Design color_match, start of the top module:
module color_match (
    input  wire       clk,
    input  wire       rst_n,
    input  wire [7:0] get_r,
    input  wire [7:0] get_g,
    input  wire [7:0] get_b,
    input  wire [7:0] set_r,
    input  wire [7:0] set_g,
    input  wire [7:0] set_b,
    input  wire [2:0] threshold_level,
    output wire [8:0] get_h,
    output wire [7:0] get_s,
    output wire [7:0] get_v,
    output wire [8:0] set_h,
    output wire [7:0] set_s,
    output wire [7:0] set_v,
    output wire [1:0] similar_flag
);
    rgb_hsv rgb_hsv_get_inst (
        .clk   (clk),
        .rst   (rst_n),
        .rgb_r (get_r),
        .rgb_g (get_g),
        .rgb_b (get_b),
        .hsv_h (get_h),
        .hsv_s (get_s),
        .hsv_v (get_v)
    );
    rgb_hsv rgb_hsv_set_inst (
        .clk   (clk),
        .rst   (rst_n),
        .rgb_r (set_r),
        .rgb_g (set_g),
        .rgb_b (set_b),
        .hsv_h (set_h),
        .hsv_s (set_s),
        .hsv_v (set_v)
    );
    HSVComparator HSVComparator_inst (
        .clk             (clk),
        .hsv_get_h       (get_h),
        .hsv_get_s       ({1'b0, get_s}),
        .hsv_get_v       ({1'b0, get_v}),
        .hsv_set_h       (set_h),
        .hsv_set_s       ({1'b0, set_s}),
        .hsv_set_v       ({1'b0, set_v}),
        .threshold_level (threshold_level),
        .similar_flag    (similar_flag)
    );
endmodule
Size: ~170 flip-flops, roughly 110 I/O pins, roughly 33,000 um^2 of cells after synthesis.
Settings: LEC_CHECK=0, ABC_AREA=1, CAP_MARGIN=20, CORE_MARGIN=2, CORE_UTILIZATION=70, CTS_CLUSTER_DIAMETER=340, CTS_CLUSTER_SIZE=37, HOLD_SLACK_MARGIN=-0.1, MAX_ROUTING_LAYER=met4, PLACE_DENSITY=0.6, SLEW_MARGIN=20; clock period 22.7 ns.
run.sh (not shown) runs the stock make flow with config.mk's settings and CLKGATE_MAP_FILE=.
The baseline produced a layout that fails on negative setup slack.
Then changed:
CORE_UTILIZATION = 59   (was 70)
HOLD_SLACK_MARGIN = default   (was -0.1)
MAX_ROUTING_LAYER = default   (was met4)
=>
- The changed run completed and failed the layout checks on negative setup slack
- wire length goes down by about a fifth
- first-iteration DRC count is lower by well over a third
- cell area rose by a few percent
- synthesized area is unchanged
- hold slack got worse by 8.2 ps
- setup slack improves by 2500 ps
- critical path depth came out higher by 13
Then changed:
CORE_UTILIZATION = 72   (was 59)
HOLD_SLACK_MARGIN = -0.1   (was default)
PLACE_DENSITY = 0.66   (was 0.6)
Result:
- With this change the flow died in 5_1_grt, error ODB-0269
- area after synthesis does not change
- die area falls by about 18%
- synthesized cell count stays the same
Then changed:
ABC_AREA = default   (was 1)
CORE_UTILIZATION = 45   (was 72)
CTS_CLUSTER_DIAMETER = default   (was 340)
CTS_CLUSTER_SIZE = default   (was 37)
HOLD_SLACK_MARGIN = default   (was -0.1)
PLACE_DENSITY = 0.6   (was 0.66)
clock period = 17.2 ns   (was 22.7 ns; I/O delays follow)
Outcome: The new run completed, yet does not pass: negative setup slack. Area after synthesis rises by 0.72%. Die area increases by 60%. Synthesized cell count is lower by 15%.
Then changed:
CORE_UTILIZATION = 72   (was 45)
CTS_CLUSTER_SIZE = 37   (was default)
PLACE_DENSITY = default   (was 0.6)
SETUP_SLACK_MARGIN = 4.43   (was default)
clock period = 29.6 ns   (was 17.2 ns; I/O delays follow)
Outcome: Now the flow did not get past 5_1_grt with GRT-0232; die area drops by 37%; area after synthesis is unchanged; synthesized cell count is unchanged.

* * *

## exp/raven
Starting RTL as in the previous note.
Design color_match, start of the top module:
module color_match (
    input  wire       clk,
    input  wire       rst_n,
    input  wire [7:0] get_r,
    input  wire [7:0] get_g,
    input  wire [7:0] get_b,
    input  wire [7:0] set_r,
    input  wire [7:0] set_g,
    input  wire [7:0] set_b,
    input  wire [2:0] threshold_level,
    output wire [8:0] get_h,
    output wire [7:0] get_s,
    output wire [7:0] get_v,
    output wire [8:0] set_h,
    output wire [7:0] set_s,
    output wire [7:0] set_v,
    output wire [1:0] similar_flag
);
Settings: LEC_CHECK=0, ABC_AREA=1, CAP_MARGIN=40, CORE_ASPECT_RATIO=0.65, CORE_MARGIN=4, CORE_UTILIZATION=39, CTS_CLUSTER_SIZE=47, HOLD_SLACK_MARGIN=0.18, MAX_ROUTING_LAYER=met5, MIN_ROUTING_LAYER=met2, PLACE_DENSITY=0.48, SLEW_MARGIN=15, TNS_END_PERCENT=10; clock period 19.4 ns.
In exp/raven the implementation ran to completion but is not tape-out ready, as the final checks report setup timing.
#### Input delta (exp/violet over exp/raven)
==> flow/config.mk <==
export PLATFORM = sky130hd
export DESIGN_NAME = color_match
export DESIGN_NICKNAME = color_match
export VERILOG_FILES = /design/flow/design.v
export SDC_FILE = /design/flow/constraint.sdc
export NUM_CORES = 4
export LEC_CHECK = 0
export ABC_AREA = 1
export CAP_MARGIN = 20
export CORE_ASPECT_RATIO = 1.43
export CORE_MARGIN = 2
export CORE_UTILIZATION = 72
export CTS_CLUSTER_SIZE = 47
export MAX_ROUTING_LAYER = met5
export PLACE_DENSITY = 0.48
export SETUP_SLACK_MARGIN = 3.45
export SLEW_MARGIN = 25
export TNS_END_PERCENT = 10
==> flow/constraint.sdc <==
create_clock -name core_clock -period 27.5 [get_ports {clk}]
set_input_delay 5.5000 -clock core_clock [delete_from_list [all_inputs] [get_ports {clk}]]
set_output_delay 5.5000 -clock core_clock [all_outputs]
set_load 0.01 [all_outputs]
==> comparison <==
exp/violet has completed all stages; timing, DRC and antenna checks passed. The sequential share of layout area in exp/violet was higher than what exp/raven gave. Compared with exp/raven, exp/violet shows floorplan row count that has gone up by a little under 10%. exp/raven has a higher first-pass GRT wire length than exp/violet. Going from exp/raven to exp/violet, the critical path depth was found to have gone up by 7.8%.
Input-level comparison between exp/zinc and exp/violet:
==> flow/config.mk <==
export PLATFORM = sky130hd
export DESIGN_NAME = color_match
export DESIGN_NICKNAME = color_match
export VERILOG_FILES = /design/flow/design.v
export SDC_FILE = /design/flow/constraint.sdc
export NUM_CORES = 4
export LEC_CHECK = 0
export ABC_AREA = 1
export CAP_MARGIN = 20
export CORE_MARGIN = 2
export CORE_UTILIZATION = 48
export CTS_CLUSTER_DIAMETER = 49
export CTS_CLUSTER_SIZE = 100
export SLEW_MARGIN = 20
==> flow/constraint.sdc <==
create_clock -name core_clock -period 28.0 [get_ports {clk}]
set_input_delay 5.6000 -clock core_clock [delete_from_list [all_inputs] [get_ports {clk}]]
set_output_delay 5.6000 -clock core_clock [all_outputs]
set_load 0.01 [all_outputs]
==> comparison <==
The flow did not stop early for exp/zinc: all stages ran, and the layout cleared the timing, DRC and antenna checks.
The run with more setup slack is exp/zinc; exp/violet has less.
After detailed routing, exp/violet needs more wire than exp/zinc.
exp/violet → exp/zinc: via count of the first global-routing pass has decreased, largest net degree at the start of global routing has increased.
Relative to exp/violet, exp/zinc degrades worst setup slack before clock tree synthesis.
Global-route usage: exp/violet and exp/zinc compared, lower one is exp/zinc
Floorplan utilization, exp/violet and exp/zinc: smaller value in exp/zinc
Changes observed in exp/zinc relative to exp/violet: die footprint increased 49%; fill cell instance count of the final layout increased about 180%.
exp/violet -> exp/zinc: number of cells on the critical path decreased by a few percent
[inputs] exp/tundra vs exp/zinc
==> flow/config.mk <==
export PLATFORM = sky130hd
export DESIGN_NAME = color_match
export DESIGN_NICKNAME = color_match
export VERILOG_FILES = /design/flow/design.v
export SDC_FILE = /design/flow/constraint.sdc
export NUM_CORES = 4
export LEC_CHECK = 0
export ABC_AREA = 0
export CAP_MARGIN = 20
export CORE_MARGIN = 2
export CORE_UTILIZATION = 48
export CTS_CLUSTER_DIAMETER = 79
export CTS_CLUSTER_SIZE = 100
export PLACE_DENSITY = 0.77
export SETUP_SLACK_MARGIN = -1.85
export SLEW_MARGIN = 20
export TNS_END_PERCENT = 35
--- outcome ---
- Nothing crashed in exp/tundra and all stages finished; the problem is that the final layout failed, the offending checks being setup timing.
- [compare] base=exp/zinc new=exp/tundra: register area stayed essentially flat; sum of routed wire segments on met1 -about 4%; count of cells along the worst register-to-register path fell about 24%; core occupancy in the finished layout increased 1.8 points; count of endpoints failing setup in the final report climbed 1.

* * *

The RTL this note starts from:
==> flow/design.v <==
module  rgb_hsv(
	input                         clk,
	input                         rst,	
	input	     [7:0]            rgb_r,
	input	     [7:0]            rgb_g,
	input	     [7:0]            rgb_b,	
	output reg [8:0] 			  hsv_h, 
	output reg [7:0] 			  hsv_s, 
	output reg [7:0] 			  hsv_v  
);
reg [7:0] top; 
reg [13:0] top_60; 
reg [2:0] rgb_se;
reg [2:0] rgb_se_n; 
reg [7:0] max; 
reg [7:0] min; 
reg [7:0] max_min; 
reg [7:0] hsv_s_m;
reg [7:0] max_n;
reg [7:0] division; 
wire r_g, r_b, g_b;
assign r_g = (rgb_r > rgb_g)? 1'b1:1'b0; 
assign r_b = (rgb_r > rgb_b)? 1'b1:1'b0; 
assign g_b = (rgb_g > rgb_b)? 1'b1:1'b0; 
always @ (posedge clk or negedge rst)
begin
	if (!rst)
	begin
		max <= 8'd0;
		min <= 8'd0;
		top <= 8'd0;
		rgb_se <= 3'b010;
	end
	else 
	begin
	case ({r_g,r_b,g_b})
	3'b000:
			begin 
			max <= rgb_b;
			min <= rgb_r;
			top <= rgb_g - rgb_r; 
			rgb_se <= 3'b000;
			end
	3'b001:
			begin 
			max <= rgb_g;
			min <= rgb_r;
			top <= rgb_b - rgb_r; 
			rgb_se <= 3'b001;
			end
	3'b011:
			begin 
			max <= rgb_g;
			min <= rgb_b;
			top <= rgb_r - rgb_b; 
			rgb_se <= 3'b011;
			end
	3'b100:
			begin 
			max <= rgb_b;
			min <= rgb_g;
			top <= rgb_r - rgb_g; 
			rgb_se <= 3'b100;
			end
	3'b110:
			begin 
			max <= rgb_r;
			min <= rgb_g;
			top <= rgb_b - rgb_g; 
			rgb_se <= 3'b110;
			end
	3'b111:
			begin 
			max <= rgb_r;
			min <= rgb_b;
			top <= rgb_g - rgb_b; 
			rgb_se <= 3'b111;
			end
	default
			begin
			max <= 8'd0;
			min <= 8'd0;
			top <= 8'd0;
			rgb_se <= 3'b010;
			end
	endcase
end
end
always @ (posedge clk or negedge rst)
begin
	if (!rst)
		begin
		top_60 <= 14'd0;
		rgb_se_n <= 3'b010;
		max_min <= 8'd0;
		max_n <= 8'd0;
		end
	else
		begin
		top_60 <= {top,6'b000000} - {top,2'b00}; 
		rgb_se_n <= rgb_se;
		max_min <= max - min;
		max_n <= max;
		end
end
always @ (*)
begin
	division = (max_min > 8'd0) ? top_60 / max_min : 8'd240; 
end
always @ (posedge clk or negedge rst)
begin
	if (!rst)
		hsv_h <= 9'd0;
	else 
	begin
	case (rgb_se_n)
	3'b000:
			hsv_h <= 9'd240 - division; 
	3'b001:
			hsv_h <= 9'd120 + division; 
	3'b011:
			hsv_h <= 9'd120 - division; 
	3'b100:
			hsv_h <= 9'd240 + division; 
	3'b110:
			hsv_h <= 9'd360 - division; 
	3'b111:
			hsv_h <= division; 
	default
			hsv_h <= 9'd0;
	endcase
end
end
always @ (*)
begin
	hsv_s_m = (max_n > 8'd0)? ((max_min == max_n) ? 8'd255 : {max_min[7:0],8'b00000000} / max_n) : 8'd0;
end
always@(posedge clk or negedge rst)
begin
	if (!rst)
      hsv_s <= 8'd0;
	else
	hsv_s <= hsv_s_m;
end
always@(posedge clk or negedge rst)
begin
  if (!rst)
  hsv_v <= 8'd0;
  else
  hsv_v <= max_n;
 end
endmodule
module HSVComparator (
    input   clk,
    input wire [8:0] hsv_get_h, hsv_get_s, hsv_get_v,
    input wire [8:0] hsv_set_h, hsv_set_s, hsv_set_v,
    input wire [2:0] threshold_level,
    output reg [1:0] similar_flag  
);
parameter THRESHOLD1_H = 60, THRESHOLD1_S = 32, THRESHOLD1_V = 32;   
parameter THRESHOLD2_H = 15, THRESHOLD2_S = 8,  THRESHOLD2_V = 8;  
parameter THRESHOLD3_H = 10, THRESHOLD3_S = 5,  THRESHOLD3_V = 5;  
parameter THRESHOLD4_H = 5,  THRESHOLD4_S = 3,  THRESHOLD4_V = 3;   
reg [8:0] h_diff, s_diff, v_diff;
function [8:0] abs_diff;
    input [8:0] a, b;
    if (a > b) begin
        abs_diff = a - b;
    end else begin
        abs_diff = b - a;
    end
endfunction
always @(posedge clk) begin
    similar_flag <= 2'b0;  
    h_diff = abs_diff(hsv_get_h, hsv_set_h);
    s_diff = abs_diff(hsv_get_s, hsv_set_s);
    v_diff = abs_diff(hsv_get_v, hsv_set_v);
    if (h_diff > 180) begin
        h_diff = 360 - h_diff;
    end
    if ({hsv_set_h,hsv_set_s,hsv_set_v} == 24'b0)begin
        similar_flag <= 2'b10;
    end
    else begin
    case(threshold_level)
        3'b000: begin  
            if (h_diff <= THRESHOLD1_H && s_diff <= THRESHOLD1_S && v_diff <= THRESHOLD1_V) begin
                similar_flag <= 2'b01;  
            end
        end
        3'b001: begin  
            if (h_diff <= THRESHOLD2_H && s_diff <= THRESHOLD2_S && v_diff <= THRESHOLD2_V) begin
                similar_flag <= 2'b01;  
            end
        end
        3'b010: begin  
            if (h_diff <= THRESHOLD3_H && s_diff <= THRESHOLD3_S && v_diff <= THRESHOLD3_V) begin
                similar_flag <= 2'b01;  
            end
        end
        3'b111: begin  
            if (h_diff <= THRESHOLD4_H && s_diff <= THRESHOLD4_S && v_diff <= THRESHOLD4_V) begin
                similar_flag <= 2'b01;  
            end
        end
        default: ;  
    endcase 
    end
end
endmodule
module color_match (
    input  wire       clk,
    input  wire       rst_n,
    input  wire [7:0] get_r,
    input  wire [7:0] get_g,
    input  wire [7:0] get_b,
    input  wire [7:0] set_r,
    input  wire [7:0] set_g,
    input  wire [7:0] set_b,
    input  wire [2:0] threshold_level,
    output wire [8:0] get_h,
    output wire [7:0] get_s,
    output wire [7:0] get_v,
    output wire [8:0] set_h,
    output wire [7:0] set_s,
    output wire [7:0] set_v,
    output wire [1:0] similar_flag
);
    rgb_hsv rgb_hsv_get_inst (
        .clk   (clk),
        .rst   (rst_n),
        .rgb_r (get_r),
        .rgb_g (get_g),
        .rgb_b (get_b),
        .hsv_h (get_h),
        .hsv_s (get_s),
        .hsv_v (get_v)
    );
    rgb_hsv rgb_hsv_set_inst (
        .clk   (clk),
        .rst   (rst_n),
        .rgb_r (set_r),
        .rgb_g (set_g),
        .rgb_b (set_b),
        .hsv_h (set_h),
        .hsv_s (set_s),
        .hsv_v (set_v)
    );
    HSVComparator HSVComparator_inst (
        .clk             (clk),
        .hsv_get_h       (get_h),
        .hsv_get_s       ({1'b0, get_s}),
        .hsv_get_v       ({1'b0, get_v}),
        .hsv_set_h       (set_h),
        .hsv_set_s       ({1'b0, set_s}),
        .hsv_set_v       ({1'b0, set_v}),
        .threshold_level (threshold_level),
        .similar_flag    (similar_flag)
    );
endmodule
==> flow/config.mk <==
export PLATFORM = sky130hd
export DESIGN_NAME = color_match
export DESIGN_NICKNAME = color_match
export VERILOG_FILES = /design/flow/design.v
export SDC_FILE = /design/flow/constraint.sdc
export NUM_CORES = 4
export LEC_CHECK = 0
export ABC_AREA = 1
export CAP_MARGIN = 20
export CORE_MARGIN = 2
export CORE_UTILIZATION = 71
export CTS_CLUSTER_DIAMETER = 236
export CTS_CLUSTER_SIZE = 33
export HOLD_SLACK_MARGIN = -0.1
export PLACE_DENSITY = 0.95
export SLEW_MARGIN = 20
==> flow/constraint.sdc <==
create_clock -name core_clock -period 18.3 [get_ports {clk}]
set_input_delay 3.6600 -clock core_clock [delete_from_list [all_inputs] [get_ports {clk}]]
set_output_delay 3.6600 -clock core_clock [all_outputs]
set_load 0.01 [all_outputs]
The baseline ended with an error in 4_1_cts with DPL-0038.
==> next run, changes <==
ABC_AREA = default   (was 1)
CORE_UTILIZATION = 65   (was 71)
CTS_CLUSTER_DIAMETER = default   (was 236)
CTS_CLUSTER_SIZE = default   (was 33)
HOLD_SLACK_MARGIN = default   (was -0.1)
MAX_ROUTING_LAYER = met4   (was default)
PLACE_DENSITY = default   (was 0.95)
SETUP_SLACK_MARGIN = 4.43   (was default)
clock period = 29.3 ns   (was 18.3 ns; I/O delays follow)
=> The changed run finished but fails on negative setup slack. Die area climbs by 9.8%. Synthesized cell count drops by 15%. Synthesized area climbs by 0.72%.
==> next run, changes <==
CORE_UTILIZATION = 44   (was 65)
MAX_ROUTING_LAYER = default   (was met4)
PLACE_DENSITY = 0.6   (was default)
SETUP_SLACK_MARGIN = default   (was 4.43)
clock period = 27.2 ns   (was 29.3 ns; I/O delays follow)
Effect:
- This time the run completed with no timing, DRC or antenna violations
- sequential share of layout area rose by 0.59 points
- synthesized area stays the same
- wire length went down by 22%
- core utilization decreases by 31 points
- final cell count grows by 1.6%
- final area is lower by 6.0%
- setup slack improves by 1.9 ns
==> next run, changes <==
CORE_UTILIZATION = 56   (was 44)
PLACE_DENSITY = default   (was 0.6)
SETUP_SLACK_MARGIN = 4.39   (was default)
clock period = 15.1 ns   (was 27.2 ns; I/O delays follow)
Result: This time the run completed and failed the layout checks on negative setup slack; non-clock buffer count goes up by 1174; global-route usage increases by 12 points; sequential share of layout area is lower by 2.0 points; final area goes up by about 24%; fmax is lower by 0.73%; wire length is higher by about 23%; final cell count climbs by 17%.
==> next run, changes <==
CORE_UTILIZATION = 40   (was 56)
PLACE_DENSITY = 0.6   (was default)
SETUP_SLACK_MARGIN = default   (was 4.39)
clock period = 27.2 ns   (was 15.1 ns; I/O delays follow)
This time the run passed the timing, DRC and antenna checks. Via count went down by 17%. Setup slack is better by 12 ns. Die size went up by 39%. Utilization went down by 35 points. Final cell count went down by about 13%. Final area went down by 18%.
==> next run, changes <==
clock period = 28.0 ns   (was 27.2 ns; I/O delays follow)
Outcome:
- core utilization went down by 1.9 points
- via count goes down by 0.99%
- routed wire length goes down by 0.87%
- count of clock-buffer cells in the layout stays the same
